<file path="design/flow/design.v">
module alu (
    input  [18:0] a,
    input  [18:0] b,
    input  [4:0]  opcode,
    output reg [37:0] outau
);
always @(*) begin
    case (opcode)
        5'b00000: outau = {19'b0, a + b};         
        5'b00001: outau = {19'b0, a - b};         
        5'b00010: outau = a * b;                  
        5'b00011: outau = (b != 0) ? {19'b0, a / b} : 38'b0;  
        5'b00100: outau = {19'b0, a + 19'd1};     
        5'b00101: outau = {19'b0, a - 19'd1};     
        5'b00110: outau = {19'b0, a & b};         
        5'b00111: outau = {19'b0, a | b};         
        5'b01000: outau = {19'b0, a ^ b};         
        5'b01001: outau = {19'b0, ~a};            
        default : outau = 38'b0;                  
    endcase
end
endmodule
module program_counter (
    input clk,
    input rst,
    input pc_enable,
    input [1:0] pc_sel,            
    input [18:0] target_addr,      
    output reg [18:0] pc
);
always @(posedge clk or posedge rst) begin
    if (rst) begin
        pc <= 19'd0;
    end 
    else if (pc_enable) begin
        case (pc_sel)
            2'b00: pc <= pc + 1;         
            2'b01: pc <= target_addr;        
            2'b10: pc <= target_addr;        
            2'b11: pc <= target_addr;        
        endcase
    end
end
endmodule
module inst_reg (
    input clk,
    input load_IR,
    input [18:0] ins,               
    output reg [4:0] opcode,        
    output reg [3:0] rs1, rs2, rd,  
    output reg [13:0] addr_imm,     
    output reg [5:0] branch_offset  
);
    localparam OPC_ADD   = 5'd0,
               OPC_SUB   = 5'd1,
               OPC_MUL   = 5'd2,
               OPC_DIV   = 5'd3,
               OPC_INC   = 5'd4,
               OPC_DEC   = 5'd5,
               OPC_AND   = 5'd6,
               OPC_OR    = 5'd7,
               OPC_XOR   = 5'd8,
               OPC_NOT   = 5'd9,
               OPC_LD    = 5'd10,
               OPC_ST    = 5'd11,
               OPC_BEQ   = 5'd12,
               OPC_BNE   = 5'd13,
               OPC_JMP   = 5'd14,
               OPC_CALL  = 5'd15;
    always @(posedge clk) begin
        if (load_IR) begin
            opcode <= ins[18:14];
            rs1 <= 4'd0;
            rs2 <= 4'd0;
            rd <= 4'd0;
            addr_imm <= 14'd0;
            branch_offset <= 6'd0;
            case (ins[18:14])
                OPC_ADD, OPC_SUB, OPC_MUL, OPC_DIV,
                OPC_INC, OPC_DEC, OPC_AND, OPC_OR,
                OPC_XOR, OPC_NOT: begin
                    rs1 <= ins[13:10];
                    rs2 <= ins[9:6];
                    rd  <= ins[5:2];
                end
                OPC_LD, OPC_ST: begin
                    rs1 <= ins[13:10];             
                    rs2 <= ins[9:6];               
                    addr_imm <= {8'd0, ins[5:0]};  
                end
                OPC_BEQ, OPC_BNE: begin
                    rs1 <= ins[13:10];            
                    rs2 <= ins[9:6];              
                    branch_offset <= ins[5:0];    
                end
                OPC_JMP, OPC_CALL: begin
                    addr_imm <= ins[13:0];        
                end
                default: begin
                end
            endcase
        end
    end
endmodule
module reg_file (
    input clk,
    input rst,
    input reg_write,                  
    input [4:0] read_reg1,            
    input [4:0] read_reg2,            
    input [4:0] write_reg,            
    input [18:0] write_data,          
    output [18:0] read_data1,         
    output [18:0] read_data2          
);
    reg [18:0] registers [0:31];
    assign read_data1 = registers[read_reg1];
    assign read_data2 = registers[read_reg2];
    integer i;
    always @(posedge clk or posedge rst) begin
        if (rst) begin
            for (i = 0; i < 32; i = i + 1)
                registers[i] <= 19'd0;
        end else if (reg_write) begin
                        registers[write_reg] <= write_data;
        end
    end
endmodule
module control_unit (
    input clk, rst,
    input [4:0] opcode,                     	 
    input regs_equal,				 
    output reg mem_read,			 
    output reg mem_write,			 
    output reg reg_write,			 
    output reg load_IR,				 
    output reg pc_enable,			 
    output reg [4:0] ALU_op,			 
    output reg [1:0] pc_sel,			 
    output halted				 
);
    parameter FETCH = 3'b000, EXECUTE = 3'b001, MEMORY = 3'b010,
              WRITBK = 3'b011, CONTROL = 3'b100, HALT = 3'b101;
    reg [2:0] state, next_state;
    assign halted = (state == HALT);
    always @(posedge clk or posedge rst) begin
        if (rst)
            state <= FETCH;
        else
            state <= next_state;
    end
    always @(*) begin
        case (state)
            FETCH: next_state = EXECUTE;
            EXECUTE: begin
                case (opcode)
                    5'b01010, 5'b01011: next_state = MEMORY;   				 
                    5'b01100, 5'b01101, 5'b01110, 5'b01111: next_state = CONTROL;	 
                    5'b00000, 5'b00001, 5'b00010, 5'b00011, 5'b00100,
                    5'b00101, 5'b00110, 5'b00111, 5'b01000, 5'b01001: next_state = WRITBK;  
                    5'b11111: next_state = HALT;					 
                    default: next_state = FETCH;					 
                endcase
            end
            MEMORY: begin
                if (opcode == 5'b01010)
                    next_state = WRITBK;	  
                else
                    next_state = FETCH;  	 
            end
            WRITBK: next_state = FETCH;
            CONTROL: next_state = FETCH;
            HALT: next_state = HALT;
            default: next_state = FETCH;
        endcase
    end
    always @(*) begin
        mem_read = 0;
        mem_write = 0;
        reg_write = 0;
        load_IR = 0;
        pc_enable = 0;
        ALU_op = 5'b00000;
        pc_sel = 2'b00;
        case (state)
            FETCH: begin
                mem_read = 1;
                load_IR = 1;
                pc_enable = 1;
                pc_sel = 2'b00;
            end
            EXECUTE: begin
                ALU_op = opcode;
            end
            MEMORY: begin
                if (opcode == 5'b01010)
                    mem_read = 1;        
                else
                    mem_write = 1;       
            end
            WRITBK: begin
                ALU_op = opcode;
                if (opcode != 5'b01011)  
                    reg_write = 1;
            end
            CONTROL: begin
                case (opcode)
                    5'b01100: begin pc_enable = regs_equal;  pc_sel = 2'b01; end  
                    5'b01101: begin pc_enable = !regs_equal; pc_sel = 2'b01; end  
                    5'b01110, 5'b01111: begin pc_enable = 1; pc_sel = 2'b10; end  
                    default: ;
                endcase
            end
            default: ;
        endcase
    end
endmodule
module top_module (
    input clk,
    input rst,
    output [18:0] imem_addr,               
    input  [18:0] imem_rdata,              
    output [8:0]  dmem_addr,               
    input  [18:0] dmem_rdata,              
    output [18:0] dmem_wdata,              
    output        dmem_we,                 
    output        halt                     
);
    wire [4:0] opcode;
    wire [3:0] rs1, rs2, rd;
    wire [13:0] addr_imm;
    wire [5:0] branch_offset;
    wire [4:0] alu_opcode;
    wire [1:0] pc_sel;
    wire [18:0] reg_data1, reg_data2;
    wire [37:0] alu_result;
    wire mem_read, mem_write, reg_write, load_IR, pc_enable;
    wire [18:0] pc_value;
    wire [18:0] target_addr;
    reg [18:0] mem_read_data;
    always @(posedge clk) begin
        if (mem_read)
            mem_read_data <= dmem_rdata;
    end
    wire is_load = (opcode == 5'b01010);
    wire [3:0]  wb_reg  = is_load ? rs2 : rd;
    wire [18:0] wb_data = is_load ? mem_read_data : alu_result[18:0];
    wire [18:0] ea      = reg_data1 + {5'd0, addr_imm};
    assign imem_addr  = pc_value;
    assign dmem_addr  = ea[8:0];
    assign dmem_wdata = reg_data2;
    assign dmem_we    = mem_write;
    assign target_addr = (pc_sel == 2'b01) ? (pc_value + {{13{branch_offset[5]}}, branch_offset}) : {5'd0, addr_imm};
    program_counter PC (
        .clk(clk),
        .rst(rst),
        .pc_enable(pc_enable),
        .pc_sel(pc_sel),
        .target_addr(target_addr),
        .pc(pc_value)
    );
    inst_reg IR (
        .clk(clk),
        .load_IR(load_IR),
        .ins(imem_rdata),
        .opcode(opcode),
        .rs1(rs1),
        .rs2(rs2),
        .rd(rd),
        .addr_imm(addr_imm),
        .branch_offset(branch_offset)
    );
    control_unit CU (
        .clk(clk),
        .rst(rst),
        .opcode(opcode),
        .regs_equal(reg_data1 == reg_data2),
        .mem_read(mem_read),
        .mem_write(mem_write),
        .reg_write(reg_write),
        .load_IR(load_IR),
        .pc_enable(pc_enable),
        .ALU_op(alu_opcode),
        .pc_sel(pc_sel),
        .halted(halt)
    );
    reg_file RF (
        .clk(clk),
        .rst(rst),
        .reg_write(reg_write),
        .read_reg1({1'b0, rs1}),
        .read_reg2({1'b0, rs2}),
        .write_reg({1'b0, wb_reg}),
        .write_data(wb_data),
        .read_data1(reg_data1),
        .read_data2(reg_data2)
    );
    alu ALU (
        .a(reg_data1),
        .b(reg_data2),
        .opcode(alu_opcode),
        .outau(alu_result)
    );
endmodule
</file>
<file path="design/flow/run.sh">
#!/bin/bash
# the make line also repeats each setting of config.mk as NAME=value (left out here)
make -C /OpenROAD-flow-scripts/flow DESIGN_CONFIG=/design/flow/config.mk WORK_HOME=/design/flow/orfs CLKGATE_MAP_FILE= finish
</file>
<file path="design/flow/config.mk">
export PLATFORM = sky130hd
export DESIGN_NAME = top_module
export DESIGN_NICKNAME = top_module
export VERILOG_FILES = /design/flow/design.v
export SDC_FILE = /design/flow/constraint.sdc
export NUM_CORES = 4
export LEC_CHECK = 0
export CAP_MARGIN = 20
export CORE_MARGIN = 2
export CORE_UTILIZATION = 12
export SLEW_MARGIN = 20
</file>
<file path="design/flow/constraint.sdc">
create_clock -name core_clock -period 60.1 [get_ports {clk}]
set_input_delay 12.0200 -clock core_clock [delete_from_list [all_inputs] [get_ports {clk}]]
set_output_delay 12.0200 -clock core_clock [all_outputs]
set_load 0.01 [all_outputs]
</file>
==> impl_metrics.py, run 1 <==
# Synthesis and PnR figures
metrics = {
    "clock_tree": {
        "cts_made_buffers": 47,
        "cts.reportedPaths.clkPinSlew_ps": 60,
        "post_cts_resized": 0,
        "cts_max_path_buffers": 3,
        "tritoncts": "yes",
        "clock_sink_count": 385,
        "clk_latency_ps": 670,
        "root_buffer": "clkbuf_16",
        "cts.hold.buffers_added": 0,
        "htreeDepth": 2,
        "cts.repair_timing.setup_buffer_count": 0,
    },
    "finish": {
        "postLayoutCoreUtil_pct": 14.5,
        "n_fill_cell": 37400,
        "finish.net_count": 5334,
        "fin_area_um2": 47800,
        "finish.cell_count_without_fillers": 9215,
        "layout-area-overhead-vs-synth_pct": 20.4,
    },
    "placement": {
        "dp.final_hpwl_um": 126000,
        "dpl-instance-area_um2": 46100,
        "portBuffers": 88,
        "placer_s_final_routability_congestion_estimate": 0.978,
        "placedCellCount": 9122,
    },
    "hold_path": {
        "hold_path.class": "reg2reg",
        "worstHoldPathCells": 1,
        "hold-path-endpoint": "CU.state[2]$_DFF_PP0_",
    },
    "global_routing": {
        "grt_busiest_layer": "met2",
        "groute.usage.overall_pct": 10.1,
        "grt_use_met1_pct": 13.3,
        "grt_antenna_before_repair": 19,
        "via_count_of_the_first_global_routing_pass": 36900,
        "grt_start_max_net_pins": 115,
        "groute.layer.met3.usage_pct": 2.36,
        "globalRoute.totalOverflow": 0,
        "first_pass_grt_wire_length_um": 255000,
        "grt_util_met2_pct": 15.0,
    },
    "synthesis": {
        "synth.top_cells.by_area": "dfrtp_1 (21%), ha_1 (11%), fa_1 (6.4%), a21oi_1 (4.8%), nand2_1 (4.4%)",
        "adder_share_pct": 17.7,
        "synth.cellmix.simpleShare_pct": 17.9,
        "yosysUniqueCellTypes": 111,
        "postSynth.asyncResetShare_pct": 84.7,
        "netlist.top_cell.by_area": "dfrtp_1",
        "yosys.area_share.xor_xnor_pct": 4.22,
        "post_synth_instance_area_um2": 39700,
        "synth.top_cells.by_count": "nand2_1 (462), nor2_1 (445), a21oi_1 (383)",
        "count_of_flip_flops_with_a_built_in_enable_after_synthesis": 56,
        "post-synth-top-count-cell": "nand2_1",
        "fp_nets": 5321,
        "synthMuxAreaShare_pct": 4.98,
        "synth_largest_type_area_fraction_pct": 20.6,
        "synth.comb.largest_family": "AND-OR/OR-AND gates",
        "synthesis.instances": 4796,
        "avgSynthCellArea_um2": 8.27,
        "yosys.stat.chipArea_um2": 39700,
        "numSynthFlops": 385,
        "post_synth_ao_oa_area_fraction_pct": 24.3,
        "ys_seq_share_pct": 24.9,
        "synth-cells-yosys": 4796,
        "synthesis.yosys.warnings": 7,
        "dominant_register_cell": "dfrtp_1",
    },
    "critical_path": {
        "critPathBufInv": 13,
        "critical-path-top-delay-family": "AND-OR/OR-AND gates",
        "crit_required_ps": 60580,
        "crit_top_cell": "o21a_1",
        "timing.critical_path.depth": 190,
        "reg2regPathDepth": 190,
        "worstPathArrival_ps": 50550,
        "r2r_slack_ps": 10040,
        "critical-path-slowest-cell": "o311ai_0",
        "crit_start": "IR.rs2[0]$_SDFFCE_PN0P_",
        "worst-path-max-fanout": 48,
        "worstReg2RegEnd": "RF.registers[10][0]$_DFFE_PP0P_",
        "cpPeakStageDelay_ps": 960,
        "r2r_start": "IR.rs2[0]$_SDFFCE_PN0P_",
        "critPathCaptureType": "register",
        "worst_setup_path_start_kind": "register",
        "crit_path_end": "RF.registers[10][0]$_DFFE_PP0P_",
        "startpoint_to_endpoint_class_of_the_critical_path": "reg2reg",
    },
    "flow_run": {
        "stage_log_warnings": 71,
        "cap_viol_max_count": 0,
    },
    "run_status": {
        "run_status": "finished clean",
    },
    "sta": {
        "fin_skew_ps": 39.4,
        "totalNegativeSetupSlack_ps": 0,
        "max_freq_mhz": 20.0,
        "post-route-min-period_ps": 50060,
        "hold_violations": 0,
        "worst_pin_slew_ps": 1200,
        "setup_viol": 0,
        "unrepaired_setup_endpoints_after_global_routing": "false",
        "timing.final.max_slew_violations": 0,
        "timing.final.crit_share_pct": 83.3,
        "slew_headroom_pct": 19.5,
    },
    "detailed_routing": {
        "avgRoutedWirePerCell_um": 19.1,
        "detail_route.drc_violations": 0,
        "drt_pass_1_iters": 8,
        "route.vias.total": 39000,
        "final_antenna_net_count": 0,
        "drt_first_iter_violations": 4849,
        "avgViaCountPerCell": 4.23,
        "detail_route.wirelength_um": 176000,
    },
    "die": {
        "floorplan.die_area_um2": 335000,
        "die-width_um": 579,
        "core_um2": 330000,
        "initial_core_utilization_pct": 12.0,
        "placement_rows": 211,
        "io_pins": 89,
        "die_y_um": 579,
    },
}
## through the flow
| stage | hold WS (ps) | worst slack (ps) |
|---|---|---|
| CTS | 442 | 10790 |
| finish | 434 | 10040 |
| floorplan | 412 | 18270 |
| detailed placement | 432 | 11000 |
| global route | 452 | 6500 |
| global placement | 418 | 11710 |
## cell type report
type                       instances  area [um^2]  share of cell area, %
multi-input combinational       3830        27600                   57.8
sequential                       385         9900                   20.7
tap                             4366         5460                   11.4
timing repair buffer             237         2010                   4.20
clock buffer                      69         1380                   2.89
inverter                         308         1160                   2.44
clock inverter                    16          239                  0.500
antenna                            4         10.0                 0.0209
## routing by layer
metal	share of wire (%)	vias to the layer above	routed length [um]
li1	-	17300	-
met1	41	18800	71400
met2	41	2241	72500
met3	11	568	19200
met4	7.1	8	12400
met5	0.085	-	149
==> run 2: changes to the inputs <==
ABC_AREA = 1   (was default)
CELL_PAD_IN_SITES_GLOBAL_PLACEMENT = 2   (was default)
CORE_ASPECT_RATIO = 1.93   (was default)
CORE_MARGIN = 7   (was 2)
CORE_UTILIZATION = 72   (was 12)
CTS_CLUSTER_DIAMETER = 137   (was default)
CTS_CLUSTER_SIZE = 96   (was default)
GPL_ROUTABILITY_DRIVEN = 0   (was default)
GPL_TIMING_DRIVEN = 1   (was default)
MAX_ROUTING_LAYER = met4   (was default)
MIN_ROUTING_LAYER = met2   (was default)
SETUP_SLACK_MARGIN = 1.32   (was default)
SLEW_MARGIN = 35   (was 20)
TNS_END_PERCENT = 55   (was default)
clock period = 58.2 ns   (was 60.1 ns; I/O delays follow)
==> impl_metrics.py, run 2 <==
# Generated from Yosys and OpenROAD reports
metrics = {
    "run_status": {
        "run_status": "did not finish",
        "stop_error": "[ERROR GPL-0301] Utilization 141.885 % exceeds 100%.",
        "failing_step": "global placement without I/O (3_1_place_gp_skip_io)",
    },
    "synthesis": {
        "synth_largest_type_area_fraction_pct": 20.7,
        "yosysUniqueCellTypes": 71,
        "avgSynthCellArea_um2": 6.90,
        "netlist.top_cell.by_area": "dfrtp_1",
        "synthesis.yosys.warnings": 7,
        "post_synth_instance_area_um2": 39500,
        "synthesis.instances": 5724,
        "yosys.stat.chipArea_um2": 39500,
        "numSynthFlops": 385,
        "synth.comb.largest_family": "simple AND/OR/NAND/NOR gates",
        "synth-cells-yosys": 5724,
        "synth.top_cells.by_count": "nand2_1 (1680), nor2_1 (721), inv_1 (673)",
        "synth.top_cells.by_area": "dfrtp_1 (21%), nand2_1 (16%), ha_1 (11%), nor2_1 (6.9%), fa_1 (6.4%)",
        "yosys.area_share.xor_xnor_pct": 3.99,
        "post-synth-top-count-cell": "nand2_1",
        "count_of_flip_flops_with_a_built_in_enable_after_synthesis": 56,
        "postSynth.asyncResetShare_pct": 84.7,
        "fp_nets": 6249,
        "dominant_register_cell": "dfrtp_1",
        "adder_share_pct": 17.8,
        "synth.cellmix.simpleShare_pct": 29.6,
        "post_synth_ao_oa_area_fraction_pct": 14.7,
        "ys_seq_share_pct": 25.1,
        "synthMuxAreaShare_pct": 0,
    },
    "die": {
        "die-width_um": 183,
        "core_um2": 54300,
        "placement_rows": 119,
        "die_y_um": 339,
        "floorplan.die_area_um2": 61900,
        "initial_core_utilization_pct": 72.6,
    },
}
==> run 3: changes to the inputs <==
ABC_AREA = 0   (was 1)
CELL_PAD_IN_SITES_GLOBAL_PLACEMENT = default   (was 2)
CORE_ASPECT_RATIO = 0.5   (was 1.93)
CORE_MARGIN = 2   (was 7)
CORE_UTILIZATION = 67   (was 72)
CTS_CLUSTER_DIAMETER = default   (was 137)
CTS_CLUSTER_SIZE = default   (was 96)
GPL_ROUTABILITY_DRIVEN = 1   (was 0)
GPL_TIMING_DRIVEN = default   (was 1)
MAX_ROUTING_LAYER = met5   (was met4)
MIN_ROUTING_LAYER = default   (was met2)
PLACE_DENSITY_LB_ADDON = 0.29   (was default)
SETUP_SLACK_MARGIN = -0.77   (was 1.32)
SLEW_MARGIN = 20   (was 35)
TNS_END_PERCENT = default   (was 55)
clock period = 60.5 ns   (was 58.2 ns; I/O delays follow)
==> impl_metrics.py, run 3 <==
# Synthesis and PnR figures
metrics = {
    "hold_path": {
        "worstHoldPathCells": 1,
        "hold-path-endpoint": "CU.state[2]$_DFF_PP0_",
        "hold_path.class": "reg2reg",
    },
    "synthesis": {
        "synth.top_cells.by_area": "dfrtp_1 (21%), ha_1 (11%), fa_1 (6.4%), a21oi_1 (4.8%), nand2_1 (4.4%)",
        "avgSynthCellArea_um2": 8.27,
        "synth.top_cells.by_count": "nand2_1 (462), nor2_1 (445), a21oi_1 (383)",
        "synth.comb.largest_family": "AND-OR/OR-AND gates",
        "post_synth_ao_oa_area_fraction_pct": 24.3,
        "synthesis.yosys.warnings": 7,
        "synth-cells-yosys": 4796,
        "numSynthFlops": 385,
        "netlist.top_cell.by_area": "dfrtp_1",
        "synthMuxAreaShare_pct": 4.98,
        "dominant_register_cell": "dfrtp_1",
        "post_synth_instance_area_um2": 39700,
        "yosysUniqueCellTypes": 111,
        "ys_seq_share_pct": 24.9,
        "yosys.stat.chipArea_um2": 39700,
        "synth.cellmix.simpleShare_pct": 17.9,
        "synthesis.instances": 4796,
        "postSynth.asyncResetShare_pct": 84.7,
        "synth_largest_type_area_fraction_pct": 20.6,
        "post-synth-top-count-cell": "nand2_1",
        "count_of_flip_flops_with_a_built_in_enable_after_synthesis": 56,
        "adder_share_pct": 17.7,
        "yosys.area_share.xor_xnor_pct": 4.22,
        "fp_nets": 5321,
    },
    "critical_path": {
        "r2r_start": "IR.rs2[2]$_SDFFCE_PN0P_",
        "critical-path-top-delay-family": "AND-OR/OR-AND gates",
        "worst-path-max-fanout": 43,
        "critPathBufInv": 12,
        "timing.critical_path.depth": 191,
        "reg2regPathDepth": 191,
        "critical-path-slowest-cell": "a21oi_1",
        "crit_path_end": "RF.registers[15][0]$_DFFE_PP0P_",
        "startpoint_to_endpoint_class_of_the_critical_path": "reg2reg",
        "worstReg2RegEnd": "RF.registers[15][0]$_DFFE_PP0P_",
        "r2r_slack_ps": 9850,
        "critPathCaptureType": "register",
        "cpPeakStageDelay_ps": 890,
        "crit_top_cell": "o21a_1",
        "crit_required_ps": 60890,
        "worstPathArrival_ps": 51050,
        "worst_setup_path_start_kind": "register",
        "crit_start": "IR.rs2[2]$_SDFFCE_PN0P_",
    },
    "flow_run": {
        "cap_viol_max_count": 0,
        "stage_log_warnings": 72,
    },
    "sta": {
        "fin_skew_ps": 54.1,
        "max_freq_mhz": 19.7,
        "timing.final.crit_share_pct": 83.7,
        "setup_viol": 0,
        "hold_violations": 0,
        "fin_worst_hold_slack_ps": 467,
        "totalNegativeSetupSlack_ps": 0,
        "worst_pin_slew_ps": 1140,
        "unrepaired_setup_endpoints_after_global_routing": "false",
        "post-route-min-period_ps": 50650,
        "slew_headroom_pct": 23.4,
        "timing.final.max_slew_violations": 0,
    },
    "detailed_routing": {
        "avgRoutedWirePerCell_um": 29.7,
        "route.vias.total": 41800,
        "detail_route.drc_violations": 0,
        "drt_pass_1_iters": 17,
        "detail_route.wirelength_um": 167000,
        "drt_first_iter_violations": 7196,
        "final_antenna_net_count": 0,
        "avgViaCountPerCell": 7.45,
    },
    "clock_tree": {
        "clock_sink_count": 385,
        "post_cts_resized": 0,
        "htreeDepth": 2,
        "cts.hold.buffers_added": 0,
        "cts.repair_timing.setup_buffer_count": 0,
        "cts.reportedPaths.clkPinSlew_ps": 80,
        "clk_latency_ps": 600,
        "root_buffer": "clkbuf_16",
        "cts_made_buffers": 37,
        "cts_max_path_buffers": 3,
        "tritoncts": "yes",
    },
    "die": {
        "initial_core_utilization_pct": 67.4,
        "placement_rows": 63,
        "core_um2": 58900,
        "io_pins": 89,
        "floorplan.die_area_um2": 61300,
        "die_y_um": 176,
        "die-width_um": 348,
    },
    "global_routing": {
        "grt_antenna_before_repair": 7,
        "globalRoute.totalOverflow": 0,
        "first_pass_grt_wire_length_um": 247000,
        "grt_start_max_net_pins": 101,
        "groute.usage.overall_pct": 53.2,
        "via_count_of_the_first_global_routing_pass": 40600,
    },
    "finish": {
        "finish.net_count": 5324,
        "seqCellArea_um2": 9900,
        "layout-area-overhead-vs-synth_pct": 8.16,
        "multi_input_comb_area_um2": 27600,
        "fin_area_um2": 42900,
        "n_fill_cell": 4453,
        "finish.cell_count_without_fillers": 5611,
    },
    "placement": {
        "portBuffers": 88,
        "dpl-instance-area_um2": 41600,
        "placer_s_final_routability_congestion_estimate": 1.08,
        "placedCellCount": 5537,
        "dp.final_hpwl_um": 117000,
    },
    "run_status": {
        "run_status": "finished clean",
    },
}
[run 3: layout make-up]
class                   instances  area share [%]
diodes                          5          0.0292
repair buffers                237            4.66
clock inverters                13           0.510
well taps                     780            2.27
clock buffers                  53            2.56
multi-input cells            3830            64.2
flip-flops and latches        385            23.1
inverters                     308            2.71
[run 3: per-layer routing]
| metal | up-vias | routed length [um] | GRT usage [%] |
|---|---|---|---|
| met1 | 19400 | 58600 | 64.9 |
| met2 | 3820 | 64700 | 74.7 |
| met4 | 14 | 13700 | 33.3 |
| li1 | 17300 | - | - |
| met5 | - | 402 | 4.40 |
| met3 | 1247 | 29400 | 26.0 |
[run 3: metrics by stage]
stage / util [%] / setup slack [ps]
after floorplan: - / 18670
after CTS: 72.8 / 10820
after global routing: 72.9 / 6530
after detailed placement: 70.6 / 11100
after global placement: 70.6 / 12920
final: 72.9 / 9850
==> run 4: changes to the inputs <==
ABC_AREA = default   (was 0)
CORE_ASPECT_RATIO = default   (was 0.5)
CORE_UTILIZATION = 72   (was 67)
GPL_ROUTABILITY_DRIVEN = default   (was 1)
MAX_ROUTING_LAYER = default   (was met5)
PLACE_DENSITY_LB_ADDON = 0.02   (was 0.29)
SETUP_SLACK_MARGIN = 4.55   (was -0.77)
clock period = 15.5 ns   (was 60.5 ns; I/O delays follow)
==> impl_metrics.py, run 4 <==
# Generated from Yosys and OpenROAD reports
metrics = {
    "run_status": {
        "run_status": "did not finish",
        "failing_step": "global routing (5_1_grt)",
        "stop_error": "[ERROR GRT-0116] Global routing finished with congestion. Check the congestion regions in the DRC Viewer.",
    },
    "synthesis": {
        "yosys.stat.chipArea_um2": 39700,
        "yosys.area_share.xor_xnor_pct": 4.22,
        "count_of_flip_flops_with_a_built_in_enable_after_synthesis": 56,
        "post-synth-top-count-cell": "nand2_1",
        "post_synth_instance_area_um2": 39700,
        "synthMuxAreaShare_pct": 4.98,
        "synthesis.yosys.warnings": 7,
        "synthesis.instances": 4796,
        "post_synth_ao_oa_area_fraction_pct": 24.3,
        "synth_largest_type_area_fraction_pct": 20.6,
        "ys_seq_share_pct": 24.9,
        "avgSynthCellArea_um2": 8.27,
        "dominant_register_cell": "dfrtp_1",
        "numSynthFlops": 385,
        "synth.comb.largest_family": "AND-OR/OR-AND gates",
        "synth.top_cells.by_count": "nand2_1 (462), nor2_1 (445), a21oi_1 (383)",
        "fp_nets": 5321,
        "synth.top_cells.by_area": "dfrtp_1 (21%), ha_1 (11%), fa_1 (6.4%), a21oi_1 (4.8%), nand2_1 (4.4%)",
        "synth-cells-yosys": 4796,
        "postSynth.asyncResetShare_pct": 84.7,
        "synth.cellmix.simpleShare_pct": 17.9,
        "yosysUniqueCellTypes": 111,
        "adder_share_pct": 17.7,
        "netlist.top_cell.by_area": "dfrtp_1",
    },
    "clock_tree": {
        "htreeDepth": 2,
        "root_buffer": "clkbuf_16",
        "cts_made_buffers": 38,
        "cts.hold.buffers_added": 0,
        "clock_sink_count": 385,
        "cts_max_path_buffers": 3,
    },
    "die": {
        "floorplan.die_area_um2": 57000,
        "die_y_um": 239,
        "io_pins": 89,
        "die-width_um": 239,
        "initial_core_utilization_pct": 72.5,
        "core_um2": 54800,
        "placement_rows": 86,
    },
    "placement": {
        "placedCellCount": 6471,
        "dp.final_hpwl_um": 139000,
        "dpl-instance-area_um2": 50100,
        "portBuffers": 88,
        "placer_s_final_routability_congestion_estimate": 1.18,
    },
    "global_routing": {
        "groute.usage.overall_pct": 104,
        "globalRoute.totalOverflow": 3946,
    },
}
-- run 4: metal layers --
| layer | track usage, % | overflow |
|---|---|---|
| met5 | 84.2 | 46 |
| met4 | 110 | 828 |
| met3 | 93.6 | 318 |
| met2 | 119 | 2333 |
| met1 | 97.6 | 421 |
-- run 4: what timing repair did --
item	in CTS
cloned	3
endpoints found under the setup margin	224
setup buffers	63
gates resized	144
pin swaps	95
-- run 4: per-stage QoR --
| step | worst slack [ps] | setup TNS, ps | util, % |
|---|---|---|---|
| global placement | -20190 | -1675290 | 91.5 |
| floorplan | -21220 | -1746710 | - |
| CTS | -21490 | -1841700 | 95.9 |
| detailed placement | -22310 | -1939770 | 91.5 |
==> run 5: changes to the inputs <==
ABC_AREA = 1   (was default)
CORE_ASPECT_RATIO = 0.69   (was default)
CTS_CLUSTER_DIAMETER = 396   (was default)
CTS_CLUSTER_SIZE = 10   (was default)
HOLD_SLACK_MARGIN = 0.29   (was default)
PLACE_DENSITY_LB_ADDON = 0.12   (was 0.02)
SETUP_SLACK_MARGIN = 2.44   (was 4.55)
SLEW_MARGIN = 40   (was 20)
clock period = 8.87 ns   (was 15.5 ns; I/O delays follow)
==> impl_metrics.py, run 5 <==
# Generated from Yosys and OpenROAD reports
metrics = {
    "synthesis": {
        "yosys.stat.chipArea_um2": 39500,
        "numSynthFlops": 385,
        "synth.comb.largest_family": "simple AND/OR/NAND/NOR gates",
        "synth.top_cells.by_area": "dfrtp_1 (21%), nand2_1 (16%), ha_1 (11%), nor2_1 (6.9%), fa_1 (6.4%)",
        "post_synth_instance_area_um2": 39500,
        "yosys.area_share.xor_xnor_pct": 3.99,
        "postSynth.asyncResetShare_pct": 84.7,
        "dominant_register_cell": "dfrtp_1",
        "synth.top_cells.by_count": "nand2_1 (1680), nor2_1 (721), inv_1 (673)",
        "avgSynthCellArea_um2": 6.90,
        "adder_share_pct": 17.8,
        "netlist.top_cell.by_area": "dfrtp_1",
        "count_of_flip_flops_with_a_built_in_enable_after_synthesis": 56,
        "synth-cells-yosys": 5724,
        "post_synth_ao_oa_area_fraction_pct": 14.7,
        "post-synth-top-count-cell": "nand2_1",
        "synthesis.yosys.warnings": 7,
        "synthesis.instances": 5724,
        "synth.cellmix.simpleShare_pct": 29.6,
        "synth_largest_type_area_fraction_pct": 20.7,
        "fp_nets": 6249,
        "ys_seq_share_pct": 25.1,
        "yosysUniqueCellTypes": 71,
        "synthMuxAreaShare_pct": 0,
    },
    "placement": {
        "placer_s_final_routability_congestion_estimate": 1.21,
        "dp.final_hpwl_um": 144000,
        "placedCellCount": 7360,
        "portBuffers": 88,
        "dpl-instance-area_um2": 49200,
    },
    "die": {
        "die-width_um": 286,
        "initial_core_utilization_pct": 72.6,
        "io_pins": 89,
        "placement_rows": 71,
        "die_y_um": 199,
        "core_um2": 54400,
        "floorplan.die_area_um2": 56700,
    },
    "run_status": {
        "stop_error": "[ERROR DPL-0033] detailed placement checks failed during check placement.",
        "failing_step": "clock tree synthesis (4_1_cts)",
        "run_status": "did not finish",
    },
}
[run 5: per-stage QoR]
step | util [%] | setup TNS, ps | setup slack [ps]
2_1_floorplan | - | -2697960 | -25870
3_3_place_gp | 90.1 | -2726140 | -25790
3_5_place_dp | 90.4 | -3271700 | -29590
==> run 6: changes to the inputs <==
ABC_AREA = default   (was 1)
CORE_ASPECT_RATIO = default   (was 0.69)
CORE_UTILIZATION = 40   (was 72)
CTS_CLUSTER_DIAMETER = default   (was 396)
CTS_CLUSTER_SIZE = default   (was 10)
HOLD_SLACK_MARGIN = default   (was 0.29)
PLACE_DENSITY_LB_ADDON = default   (was 0.12)
SETUP_SLACK_MARGIN = 5.0   (was 2.44)
SLEW_MARGIN = 20   (was 40)
clock period = 38.0 ns   (was 8.87 ns; I/O delays follow)
==> impl_metrics.py, run 6 <==
# Synthesis and PnR figures
metrics = {
    "synthesis": {
        "synth-cells-yosys": 4796,
        "post-synth-top-count-cell": "nand2_1",
        "post_synth_instance_area_um2": 39700,
        "ys_seq_share_pct": 24.9,
        "synthesis.instances": 4796,
        "synth.cellmix.simpleShare_pct": 17.9,
        "yosysUniqueCellTypes": 111,
        "count_of_flip_flops_with_a_built_in_enable_after_synthesis": 56,
        "yosys.area_share.xor_xnor_pct": 4.22,
        "synth.top_cells.by_count": "nand2_1 (462), nor2_1 (445), a21oi_1 (383)",
        "dominant_register_cell": "dfrtp_1",
        "synth_largest_type_area_fraction_pct": 20.6,
        "synthMuxAreaShare_pct": 4.98,
        "avgSynthCellArea_um2": 8.27,
        "post_synth_ao_oa_area_fraction_pct": 24.3,
        "numSynthFlops": 385,
        "synthesis.yosys.warnings": 7,
        "postSynth.asyncResetShare_pct": 84.7,
        "synth.top_cells.by_area": "dfrtp_1 (21%), ha_1 (11%), fa_1 (6.4%), a21oi_1 (4.8%), nand2_1 (4.4%)",
        "yosys.stat.chipArea_um2": 39700,
        "synth.comb.largest_family": "AND-OR/OR-AND gates",
        "fp_nets": 5321,
        "adder_share_pct": 17.7,
        "netlist.top_cell.by_area": "dfrtp_1",
    },
    "sta": {
        "fin_skew_ps": 19.7,
        "unrepaired_setup_endpoints_after_global_routing": "true",
        "setup_viol": 0,
        "slew_headroom_pct": 18.4,
        "hold_violations": 0,
        "totalNegativeSetupSlack_ps": 0,
        "max_freq_mhz": 27.2,
        "post-route-min-period_ps": 36800,
        "worst_pin_slew_ps": 1220,
        "timing.final.max_slew_violations": 0,
        "timing.final.crit_share_pct": 96.8,
    },
    "detailed_routing": {
        "final_antenna_net_count": 0,
        "drt_pass_1_iters": 8,
        "drt_first_iter_violations": 4713,
        "detail_route.drc_violations": 0,
        "antenna_cells": 0,
        "route.vias.total": 41600,
        "detail_route.wirelength_um": 184000,
        "avgRoutedWirePerCell_um": 28.1,
        "avgViaCountPerCell": 6.34,
    },
    "critical_path": {
        "reg2regPathDepth": 195,
        "critical-path-top-delay-family": "AND-OR/OR-AND gates",
        "r2r_slack_ps": 1200,
        "crit_top_cell": "o21a_1",
        "r2r_start": "IR.rs2[0]$_SDFFCE_PN0P_",
        "timing.critical_path.depth": 195,
        "cpPeakStageDelay_ps": 500,
        "worst_setup_path_start_kind": "register",
        "critical-path-slowest-cell": "or4_4",
        "startpoint_to_endpoint_class_of_the_critical_path": "reg2reg",
        "worstReg2RegEnd": "RF.registers[9][0]$_DFFE_PP0P_",
        "worstPathArrival_ps": 37190,
        "crit_required_ps": 38390,
        "critPathBufInv": 25,
        "crit_path_end": "RF.registers[9][0]$_DFFE_PP0P_",
        "worst-path-max-fanout": 12,
        "critPathCaptureType": "register",
        "crit_start": "IR.rs2[0]$_SDFFCE_PN0P_",
    },
    "die": {
        "io_pins": 89,
        "core_um2": 98400,
        "placement_rows": 115,
        "die-width_um": 319,
        "die_y_um": 319,
        "initial_core_utilization_pct": 40.3,
        "floorplan.die_area_um2": 102000,
    },
    "global_routing": {
        "groute.usage.overall_pct": 35.2,
        "first_pass_grt_wire_length_um": 270000,
        "via_count_of_the_first_global_routing_pass": 40000,
        "grt_busiest_layer": "met2",
        "grt_antenna_before_repair": 1,
        "globalRoute.totalOverflow": 0,
        "grt_use_met1_pct": 50.2,
        "groute.layer.met3.usage_pct": 6.96,
        "grt_start_max_net_pins": 133,
        "grt_util_met2_pct": 51.7,
    },
    "clock_tree": {
        "tritoncts": "yes",
        "cts_max_path_buffers": 3,
        "htreeDepth": 2,
        "clock_sink_count": 385,
        "cts.reportedPaths.clkPinSlew_ps": 60,
        "root_buffer": "clkbuf_16",
        "cts.hold.buffers_added": 0,
        "cts_made_buffers": 41,
        "clk_latency_ps": 560,
    },
    "hold_path": {
        "hold-path-endpoint": "CU.state[2]$_DFF_PP0_",
        "hold_path.class": "reg2reg",
        "worstHoldPathCells": 1,
    },
    "finish": {
        "postLayoutCoreUtil_pct": 50.6,
        "layout-area-overhead-vs-synth_pct": 25.6,
        "finish.net_count": 5764,
        "fin_area_um2": 49800,
    },
    "placement": {
        "portBuffers": 88,
        "placer_s_final_routability_congestion_estimate": 1.01,
        "dp.final_hpwl_um": 129000,
        "dpl-instance-area_um2": 44100,
    },
    "flow_run": {
        "stage_log_warnings": 73,
        "cap_viol_max_count": 0,
    },
    "run_status": {
        "run_status": "finished clean",
    },
}
-- run 6: layer usage --
| layer | wire length (um) | up-vias |
|---|---|---|
| li1 | - | 18200 |
| met3 | 19800 | 536 |
| met1 | 78800 | 20400 |
| met4 | 9680 | 0 |
| met5 | 0 | - |
| met2 | 76100 | 2399 |
-- run 6: what timing repair did --
| action | 4_1_cts | 5_1_grt |
|---|---|---|
| endpoints found under the setup margin | 48 | 48 |
| pin swaps | 156 | 72 |
| buffers inserted | 212 | 63 |
| endpoints found under the hold margin | 0 | 0 |
| gates resized | 264 | 136 |
| gates cloned | 14 | 1 |
-- run 6: through the flow --
step | setup WS, ps | hold slack [ps] | cells
finish | 1200 | 466 | 6553
global route | -237 | 498 | 6553
CTS | 2100 | 469 | 6489
detailed placement | -785 | 439 | 6193
global placement | 34.8 | 419 | 6192
floorplan | 1280 | 412 | 4796
-- run 6: area by class of cell --
cell class	instances	area [um^2]
Fill cell	9434	48600
Sequential cell	385	9900
Timing Repair Buffer	673	6030
Inverter	308	1190
Tap cell	1287	1610
Clock inverter	13	119
Multi-Input combinational cell	3830	29800
Clock buffer	57	1160
==> run 7: changes to the inputs <==
ABC_AREA = 1   (was default)
CORE_ASPECT_RATIO = 0.5   (was default)
CORE_UTILIZATION = 69   (was 40)
CTS_CLUSTER_DIAMETER = 338   (was default)
CTS_CLUSTER_SIZE = 96   (was default)
PLACE_DENSITY = 0.35   (was default)
SETUP_SLACK_MARGIN = default   (was 5.0)
SLEW_MARGIN = 0   (was 20)
TNS_END_PERCENT = 15   (was default)
clock period = 11.8 ns   (was 38.0 ns; I/O delays follow)
==> impl_metrics.py, run 7 <==
# Generated from Yosys and OpenROAD reports
metrics = {
    "synthesis": {
        "count_of_flip_flops_with_a_built_in_enable_after_synthesis": 56,
        "synthesis.yosys.warnings": 7,
        "post-synth-top-count-cell": "nand2_1",
        "dominant_register_cell": "dfrtp_1",
        "fp_nets": 6249,
        "synth.comb.largest_family": "simple AND/OR/NAND/NOR gates",
        "post_synth_instance_area_um2": 39500,
        "synth-cells-yosys": 5724,
        "synth_largest_type_area_fraction_pct": 20.7,
        "synthesis.instances": 5724,
        "netlist.top_cell.by_area": "dfrtp_1",
        "synth.cellmix.simpleShare_pct": 29.6,
        "yosysUniqueCellTypes": 71,
        "synthMuxAreaShare_pct": 0,
        "adder_share_pct": 17.8,
        "yosys.stat.chipArea_um2": 39500,
        "synth.top_cells.by_area": "dfrtp_1 (21%), nand2_1 (16%), ha_1 (11%), nor2_1 (6.9%), fa_1 (6.4%)",
        "post_synth_ao_oa_area_fraction_pct": 14.7,
        "avgSynthCellArea_um2": 6.90,
        "numSynthFlops": 385,
        "ys_seq_share_pct": 25.1,
        "synth.top_cells.by_count": "nand2_1 (1680), nor2_1 (721), inv_1 (673)",
        "postSynth.asyncResetShare_pct": 84.7,
        "yosys.area_share.xor_xnor_pct": 3.99,
    },
    "run_status": {
        "stop_error": "[ERROR GRT-0116] Global routing finished with congestion. Check the congestion regions in the DRC Viewer.",
        "run_status": "did not finish",
        "failing_step": "global routing (5_1_grt)",
    },
    "global_routing": {
        "globalRoute.totalOverflow": 93,
        "groute.usage.overall_pct": 77.7,
    },
    "clock_tree": {
        "clock_sink_count": 385,
        "htreeDepth": 1,
        "root_buffer": "clkbuf_16",
        "cts_made_buffers": 8,
        "cts.hold.buffers_added": 0,
        "cts_max_path_buffers": 3,
    },
    "placement": {
        "placer_s_final_routability_congestion_estimate": 1.14,
        "portBuffers": 88,
        "worst_slack_after_detailed_placement_ps": -25500,
        "dpl-instance-area_um2": 49200,
        "dp.final_hpwl_um": 130000,
    },
    "die": {
        "core_um2": 56000,
        "floorplan.die_area_um2": 59300,
        "die-width_um": 342,
        "initial_core_utilization_pct": 70.5,
        "placement_rows": 61,
        "io_pins": 89,
        "die_y_um": 173,
    },
}
## run 7: metal layers
layer	track usage [%]	overflow
met4	67.5	31
met1	79.5	3
met5	48.3	1
met2	90.9	54
met3	67.7	4
## run 7: through the flow
stage               std cells
CTS                      7579
floorplan                5724
detailed placement       7421
global placement         7420
## run 7: what timing repair did
action / in CTS
buffers inserted: 145
setup endpoints to repair: 192
pin swaps: 97
gates cloned: 1
resized: 114
==> run 8: changes to the inputs <==
CORE_ASPECT_RATIO = default   (was 0.5)
CORE_UTILIZATION = 72   (was 69)
CTS_CLUSTER_DIAMETER = default   (was 338)
CTS_CLUSTER_SIZE = default   (was 96)
PLACE_DENSITY = default   (was 0.35)
PLACE_DENSITY_LB_ADDON = 0.02   (was default)
SETUP_SLACK_MARGIN = 0.85   (was default)
SLEW_MARGIN = 20   (was 0)
TNS_END_PERCENT = default   (was 15)
clock period = 8.87 ns   (was 11.8 ns; I/O delays follow)
==> impl_metrics.py, run 8 <==
# Generated from Yosys and OpenROAD reports
metrics = {
    "run_status": {
        "run_status": "did not finish",
        "failing_step": "clock tree synthesis (4_1_cts)",
        "stop_error": "[ERROR DPL-0033] detailed placement checks failed during check placement.",
    },
    "synthesis": {
        "synth-cells-yosys": 5724,
        "synth.comb.largest_family": "simple AND/OR/NAND/NOR gates",
        "synth.top_cells.by_area": "dfrtp_1 (21%), nand2_1 (16%), ha_1 (11%), nor2_1 (6.9%), fa_1 (6.4%)",
        "postSynth.asyncResetShare_pct": 84.7,
        "synth_largest_type_area_fraction_pct": 20.7,
        "dominant_register_cell": "dfrtp_1",
        "netlist.top_cell.by_area": "dfrtp_1",
        "synthesis.instances": 5724,
        "count_of_flip_flops_with_a_built_in_enable_after_synthesis": 56,
        "numSynthFlops": 385,
        "post_synth_ao_oa_area_fraction_pct": 14.7,
        "synth.cellmix.simpleShare_pct": 29.6,
        "post_synth_instance_area_um2": 39500,
        "synth.top_cells.by_count": "nand2_1 (1680), nor2_1 (721), inv_1 (673)",
        "yosys.stat.chipArea_um2": 39500,
        "synthMuxAreaShare_pct": 0,
        "avgSynthCellArea_um2": 6.90,
        "adder_share_pct": 17.8,
        "fp_nets": 6249,
        "synthesis.yosys.warnings": 7,
        "ys_seq_share_pct": 25.1,
        "yosysUniqueCellTypes": 71,
        "post-synth-top-count-cell": "nand2_1",
        "yosys.area_share.xor_xnor_pct": 3.99,
    },
    "placement": {
        "dp.final_hpwl_um": 134000,
        "placedCellCount": 7285,
        "portBuffers": 88,
        "worst_slack_after_detailed_placement_ps": -28920,
        "placer_s_final_routability_congestion_estimate": 1.17,
        "dpl-instance-area_um2": 48800,
    },
    "die": {
        "core_um2": 54000,
        "io_pins": 89,
        "placement_rows": 85,
        "die_y_um": 238,
        "initial_core_utilization_pct": 73.1,
        "floorplan.die_area_um2": 56700,
        "die-width_um": 238,
    },
}
run 8: per-stage QoR:
stage	util (%)	setup TNS (ps)
after global placement	90.2	-2669570
after floorplan	-	-2697960
after detailed placement	90.4	-3143440
==> run 9: changes to the inputs <==
CTS_CLUSTER_DIAMETER = 345   (was default)
CTS_CLUSTER_SIZE = 80   (was default)
PLACE_DENSITY = 0.66   (was default)
PLACE_DENSITY_LB_ADDON = default   (was 0.02)
SETUP_SLACK_MARGIN = default   (was 0.85)
TNS_END_PERCENT = 5   (was default)
clock period = 33.3 ns   (was 8.87 ns; I/O delays follow)
==> impl_metrics.py, run 9 <==
# Generated from Yosys and OpenROAD reports
metrics = {
    "die": {
        "placement_rows": 85,
        "io_pins": 89,
        "die_y_um": 238,
        "core_um2": 54000,
        "die-width_um": 238,
        "floorplan.die_area_um2": 56700,
        "initial_core_utilization_pct": 73.1,
    },
    "synthesis": {
        "yosys.stat.chipArea_um2": 39500,
        "synth.top_cells.by_area": "dfrtp_1 (21%), nand2_1 (16%), ha_1 (11%), nor2_1 (6.9%), fa_1 (6.4%)",
        "netlist.top_cell.by_area": "dfrtp_1",
        "fp_nets": 6249,
        "ys_seq_share_pct": 25.1,
        "avgSynthCellArea_um2": 6.90,
        "synthesis.yosys.warnings": 7,
        "post_synth_instance_area_um2": 39500,
        "synth.comb.largest_family": "simple AND/OR/NAND/NOR gates",
        "numSynthFlops": 385,
        "postSynth.asyncResetShare_pct": 84.7,
        "post-synth-top-count-cell": "nand2_1",
        "yosys.area_share.xor_xnor_pct": 3.99,
        "synth.cellmix.simpleShare_pct": 29.6,
        "dominant_register_cell": "dfrtp_1",
        "synth-cells-yosys": 5724,
        "synthesis.instances": 5724,
        "post_synth_ao_oa_area_fraction_pct": 14.7,
        "synth_largest_type_area_fraction_pct": 20.7,
        "synthMuxAreaShare_pct": 0,
        "synth.top_cells.by_count": "nand2_1 (1680), nor2_1 (721), inv_1 (673)",
        "yosysUniqueCellTypes": 71,
        "count_of_flip_flops_with_a_built_in_enable_after_synthesis": 56,
        "adder_share_pct": 17.8,
    },
    "global_routing": {
        "globalRoute.totalOverflow": 1950,
        "groute.usage.overall_pct": 94.0,
    },
    "placement": {
        "portBuffers": 88,
        "dp.final_hpwl_um": 125000,
        "placer_s_final_routability_congestion_estimate": 1.15,
    },
    "clock_tree": {
        "htreeDepth": 1,
        "clock_sink_count": 385,
        "cts_max_path_buffers": 3,
        "cts_made_buffers": 8,
        "root_buffer": "clkbuf_16",
    },
    "run_status": {
        "stop_error": "[ERROR GRT-0116] Global routing finished with congestion. Check the congestion regions in the DRC Viewer.",
        "run_status": "did not finish",
        "failing_step": "global routing (5_1_grt)",
    },
}
[run 9: what timing repair did]
item / CTS
endpoints found under the hold margin: 0
buffers inserted: 238
gates resized: 205
cloned: 2
pin swaps: 156
setup endpoints to repair: 48
hold buffers: 0
[run 9: routing by layer]
| metal | overflow | track usage, % |
|---|---|---|
| met1 | 99 | 89.2 |
| met2 | 1198 | 108 |
| met3 | 121 | 82.3 |
| met4 | 514 | 99.5 |
| met5 | 18 | 72.2 |
[run 9: through the flow]
stage	area, um^2	hold slack, ps	setup WS, ps	std cells	utilization, %
floorplan	40000	412	-1680	5724	-
global placement	48000	420	-1280	7237	88.8
detailed placement	48100	428	-3830	7242	89.0
CTS	51000	490	-1550	7493	94.5
==> run 10: changes to the inputs <==
CTS_CLUSTER_SIZE = default   (was 80)
TNS_END_PERCENT = default   (was 5)
clock period = 38.4 ns   (was 33.3 ns; I/O delays follow)
==> impl_metrics.py, run 10 <==
# Synthesis and PnR figures
metrics = {
    "synthesis": {
        "numSynthFlops": 385,
        "synth-cells-yosys": 5724,
        "yosys.stat.chipArea_um2": 39500,
        "adder_share_pct": 17.8,
        "synthesis.yosys.warnings": 7,
        "fp_nets": 6249,
        "synth.comb.largest_family": "simple AND/OR/NAND/NOR gates",
        "dominant_register_cell": "dfrtp_1",
        "synthesis.instances": 5724,
        "yosysUniqueCellTypes": 71,
        "synth.cellmix.simpleShare_pct": 29.6,
        "post-synth-top-count-cell": "nand2_1",
        "post_synth_instance_area_um2": 39500,
        "synth_largest_type_area_fraction_pct": 20.7,
        "yosys.area_share.xor_xnor_pct": 3.99,
        "post_synth_ao_oa_area_fraction_pct": 14.7,
        "postSynth.asyncResetShare_pct": 84.7,
        "synth.top_cells.by_count": "nand2_1 (1680), nor2_1 (721), inv_1 (673)",
        "synthMuxAreaShare_pct": 0,
        "netlist.top_cell.by_area": "dfrtp_1",
        "ys_seq_share_pct": 25.1,
        "count_of_flip_flops_with_a_built_in_enable_after_synthesis": 56,
        "synth.top_cells.by_area": "dfrtp_1 (21%), nand2_1 (16%), ha_1 (11%), nor2_1 (6.9%), fa_1 (6.4%)",
        "avgSynthCellArea_um2": 6.90,
    },
    "placement": {
        "dp.final_hpwl_um": 110000,
        "placedCellCount": 6601,
        "portBuffers": 88,
        "placer_s_final_routability_congestion_estimate": 1.11,
        "worst_slack_after_detailed_placement_ps": -1900,
    },
    "sta": {
        "slew_headroom_pct": 20.7,
        "setup_viol": 0,
        "max_freq_mhz": 27.0,
        "timing.final.crit_share_pct": 96.6,
        "setup_slack_ps": 1300,
        "hold_violations": 0,
        "timing.final.max_slew_violations": 0,
        "totalNegativeSetupSlack_ps": 0,
        "worst_pin_slew_ps": 1180,
        "post-route-min-period_ps": 37100,
        "fin_skew_ps": 38.8,
    },
    "finish": {
        "finish.cell_count_without_fillers": 6770,
        "seqCellArea_um2": 9900,
        "n_fill_cell": 3419,
        "layout-area-overhead-vs-synth_pct": 16.2,
        "postLayoutCoreUtil_pct": 84.9,
        "multi_input_comb_area_um2": 27100,
        "finish.net_count": 6558,
    },
    "detailed_routing": {
        "avgRoutedWirePerCell_um": 24.0,
        "drt_pass_1_iters": 13,
        "drt_first_iter_violations": 6814,
        "route.vias.total": 44800,
        "final_antenna_net_count": 0,
        "detail_route.drc_violations": 0,
        "detail_route.wirelength_um": 162000,
        "avgViaCountPerCell": 6.61,
    },
    "die": {
        "core_um2": 54000,
        "floorplan.die_area_um2": 56700,
        "die_y_um": 238,
        "io_pins": 89,
        "initial_core_utilization_pct": 73.1,
        "placement_rows": 85,
        "die-width_um": 238,
    },
    "clock_tree": {
        "cts_max_path_buffers": 3,
        "cts.reportedPaths.clkPinSlew_ps": 70,
        "cts_made_buffers": 41,
        "htreeDepth": 2,
        "clk_latency_ps": 620,
        "root_buffer": "clkbuf_16",
        "tritoncts": "yes",
        "cts.hold.buffers_added": 0,
        "clock_sink_count": 385,
    },
    "critical_path": {
        "crit_required_ps": 38860,
        "critPathCaptureType": "register",
        "critPathBufInv": 36,
        "reg2regPathDepth": 276,
        "startpoint_to_endpoint_class_of_the_critical_path": "reg2reg",
        "worstReg2RegEnd": "RF.registers[8][0]$_DFFE_PP0P_",
        "crit_path_end": "RF.registers[8][0]$_DFFE_PP0P_",
        "r2r_slack_ps": 1300,
        "worst_setup_path_start_kind": "register",
        "crit_start": "IR.rs1[0]$_SDFFCE_PN0P_",
        "r2r_start": "IR.rs1[0]$_SDFFCE_PN0P_",
        "crit_top_cell": "nand2_1",
        "worst-path-max-fanout": 12,
        "critical-path-slowest-cell": "edfxtp_1",
        "worstPathArrival_ps": 37570,
        "critical-path-top-delay-family": "AND-OR/OR-AND gates",
        "cpPeakStageDelay_ps": 470,
        "timing.critical_path.depth": 276,
    },
    "global_routing": {
        "first_pass_grt_wire_length_um": 239000,
        "globalRoute.totalOverflow": 0,
        "via_count_of_the_first_global_routing_pass": 42300,
        "grt_start_max_net_pins": 103,
        "groute.usage.overall_pct": 55.4,
        "grt_antenna_before_repair": 12,
    },
    "hold_path": {
        "worstHoldPathCells": 1,
        "hold_path.class": "reg2reg",
        "hold-path-endpoint": "CU.state[2]$_DFF_PP0_",
    },
    "flow_run": {
        "cap_viol_max_count": 0,
        "stage_log_warnings": 73,
    },
    "run_status": {
        "run_status": "finished clean",
    },
}
-- run 10: what timing repair did --
action                     4_1_cts  5_1_grt
gates resized                   20      213
setup endpoints to repair       16       48
buffers inserted                 6       74
pin swaps                        1      109
cloned                           1        2
-- run 10: layout make-up --
type	count	area share, %
Inverter	710	5.88
Multi-Input combinational cell	4458	59.2
Sequential cell	385	21.6
Tap cell	696	1.90
Clock buffer	50	2.38
Timing Repair Buffer	435	8.25
Timing Repair inverter	2	0.0273
Clock inverter	26	0.788
Antenna cell	8	0.0436
-- run 10: through the flow --
stage          instance area [um^2]  hold slack (ps)
2_1_floorplan                 39500              412
3_3_place_gp                  42700              416
3_5_place_dp                  42700              438
4_1_cts                       44300              450
5_1_grt                       45800              469
6_report                      45900              454
-- run 10: routing by layer --
layer | track usage, % | up-vias | wire, um | share of wire [%]
met3 | 21.7 | 1530 | 26800 | 17
met2 | 80.5 | 3894 | 64600 | 40
met5 | 0 | - | 84 | 0.052
met4 | 46.0 | 10 | 18700 | 12
met1 | 64.4 | 20100 | 52200 | 32
li1 | - | 19200 | - | -
==> run 11: changes to the inputs <==
CORE_ASPECT_RATIO = 0.81   (was default)
CORE_UTILIZATION = 71   (was 72)
CTS_CLUSTER_DIAMETER = 358   (was 345)
GPL_ROUTABILITY_DRIVEN = 1   (was default)
MAX_ROUTING_LAYER = met5   (was default)
PLACE_DENSITY = default   (was 0.66)
SETUP_SLACK_MARGIN = -0.77   (was default)
clock period = 33.5 ns   (was 38.4 ns; I/O delays follow)
==> impl_metrics.py, run 11 <==
# Generated from Yosys and OpenROAD reports
metrics = {
    "synthesis": {
        "fp_nets": 6249,
        "adder_share_pct": 17.8,
        "post_synth_instance_area_um2": 39500,
        "yosys.stat.chipArea_um2": 39500,
        "synthesis.yosys.warnings": 7,
        "synth.top_cells.by_count": "nand2_1 (1680), nor2_1 (721), inv_1 (673)",
        "ys_seq_share_pct": 25.1,
        "numSynthFlops": 385,
        "synthesis.instances": 5724,
        "synth-cells-yosys": 5724,
        "dominant_register_cell": "dfrtp_1",
        "post-synth-top-count-cell": "nand2_1",
        "count_of_flip_flops_with_a_built_in_enable_after_synthesis": 56,
        "yosysUniqueCellTypes": 71,
        "postSynth.asyncResetShare_pct": 84.7,
        "synthMuxAreaShare_pct": 0,
        "synth.comb.largest_family": "simple AND/OR/NAND/NOR gates",
        "post_synth_ao_oa_area_fraction_pct": 14.7,
        "netlist.top_cell.by_area": "dfrtp_1",
        "synth_largest_type_area_fraction_pct": 20.7,
        "synth.cellmix.simpleShare_pct": 29.6,
        "avgSynthCellArea_um2": 6.90,
        "yosys.area_share.xor_xnor_pct": 3.99,
        "synth.top_cells.by_area": "dfrtp_1 (21%), nand2_1 (16%), ha_1 (11%), nor2_1 (6.9%), fa_1 (6.4%)",
    },
    "clock_tree": {
        "htreeDepth": 2,
        "cts_made_buffers": 35,
        "cts_max_path_buffers": 3,
        "root_buffer": "clkbuf_16",
        "clock_sink_count": 385,
    },
    "die": {
        "die_y_um": 216,
        "core_um2": 54700,
        "io_pins": 89,
        "placement_rows": 77,
        "floorplan.die_area_um2": 57500,
        "initial_core_utilization_pct": 72.1,
        "die-width_um": 266,
    },
    "placement": {
        "placer_s_final_routability_congestion_estimate": 1.12,
        "portBuffers": 88,
        "worst_slack_after_detailed_placement_ps": -3820,
        "dpl-instance-area_um2": 47600,
        "dp.final_hpwl_um": 124000,
    },
    "run_status": {
        "failing_step": "global routing (5_1_grt)",
        "run_status": "did not finish",
        "stop_error": "[ERROR GRT-0116] Global routing finished with congestion. Check the congestion regions in the DRC Viewer.",
    },
    "global_routing": {
        "groute.usage.overall_pct": 94.1,
        "globalRoute.totalOverflow": 1493,
    },
}
## run 11: per-layer routing
layer / GRT usage [%] / overflow
met5: 68.2 / 12
met4: 94.9 / 389
met3: 88.1 / 170
met2: 104 / 753
met1: 91.8 / 169
## run 11: timing repair
item                       in CTS
pin swaps                     158
hold buffers                    0
gates cloned                    1
setup endpoints to repair      32
gates resized                 145
buffers inserted              295
## run 11: metrics by stage
stage / hold WS [ps] / std cells / utilization, %
after CTS: 476 / 7522 / 94.2
after detailed placement: 441 / 7171 / 86.9
after global placement: 427 / 7170 / 86.9
after floorplan: 412 / 5724 / -
==> run 12: changes to the inputs <==
ABC_AREA = default   (was 1)
CORE_ASPECT_RATIO = default   (was 0.81)
CORE_MARGIN = 3   (was 2)
CORE_UTILIZATION = 53   (was 71)
CTS_CLUSTER_DIAMETER = 340   (was 358)
GPL_ROUTABILITY_DRIVEN = default   (was 1)
GPL_TIMING_DRIVEN = 0   (was default)
MIN_ROUTING_LAYER = met2   (was default)
PLACE_DENSITY = 0.71   (was default)
SETUP_SLACK_MARGIN = -1.11   (was -0.77)
SLEW_MARGIN = 40   (was 20)
clock period = 38.5 ns   (was 33.5 ns; I/O delays follow)
==> impl_metrics.py, run 12 <==
# Generated from Yosys and OpenROAD reports
metrics = {
    "run_status": {
        "run_status": "did not finish",
        "failing_step": "global routing (5_1_grt)",
        "stop_error": "[ERROR GRT-0116] Global routing finished with congestion. Check the congestion regions in the DRC Viewer.",
    },
    "synthesis": {
        "count_of_flip_flops_with_a_built_in_enable_after_synthesis": 56,
        "adder_share_pct": 17.7,
        "synth.comb.largest_family": "AND-OR/OR-AND gates",
        "synthesis.yosys.warnings": 7,
        "synth.cellmix.simpleShare_pct": 17.9,
        "synth.top_cells.by_count": "nand2_1 (462), nor2_1 (445), a21oi_1 (383)",
        "synthesis.instances": 4796,
        "post_synth_instance_area_um2": 39700,
        "post-synth-top-count-cell": "nand2_1",
        "dominant_register_cell": "dfrtp_1",
        "yosysUniqueCellTypes": 111,
        "postSynth.asyncResetShare_pct": 84.7,
        "yosys.area_share.xor_xnor_pct": 4.22,
        "synth-cells-yosys": 4796,
        "yosys.stat.chipArea_um2": 39700,
        "netlist.top_cell.by_area": "dfrtp_1",
        "synthMuxAreaShare_pct": 4.98,
        "synth.top_cells.by_area": "dfrtp_1 (21%), ha_1 (11%), fa_1 (6.4%), a21oi_1 (4.8%), nand2_1 (4.4%)",
        "ys_seq_share_pct": 24.9,
        "numSynthFlops": 385,
        "synth_largest_type_area_fraction_pct": 20.6,
        "avgSynthCellArea_um2": 8.27,
        "post_synth_ao_oa_area_fraction_pct": 24.3,
        "fp_nets": 5321,
    },
    "global_routing": {
        "globalRoute.totalOverflow": 1380,
        "groute.usage.overall_pct": 91.2,
    },
    "placement": {
        "portBuffers": 88,
        "dpl-instance-area_um2": 42600,
        "placer_s_final_routability_congestion_estimate": 1.39,
        "dp.final_hpwl_um": 156000,
    },
    "die": {
        "floorplan.die_area_um2": 78200,
        "initial_core_utilization_pct": 53.9,
        "io_pins": 89,
        "die-width_um": 280,
        "core_um2": 73600,
        "die_y_um": 280,
        "placement_rows": 99,
    },
    "clock_tree": {
        "htreeDepth": 2,
        "clock_sink_count": 385,
        "cts_max_path_buffers": 3,
        "root_buffer": "clkbuf_16",
        "cts_made_buffers": 41,
    },
}
run 12: repair_timing:
item	CTS
pin swaps	69
hold buffers	0
gates cloned	3
endpoints found under the setup margin	64
buffers inserted	94
resized	279
run 12: stage by stage:
step	setup slack, ps	hold slack [ps]	cells	setup TNS [ps]
global placement	-13780	420	5843	-619680
CTS	-1950	473	6025	-31860
floorplan	-1100	412	4796	-16420
detailed placement	-13570	450	5868	-578620
run 12: layer usage:
metal,track usage (%),GRT overflow
met5,86.4,133
met4,75.7,108
met3,103,998
met2,90.3,141
met1,-,-
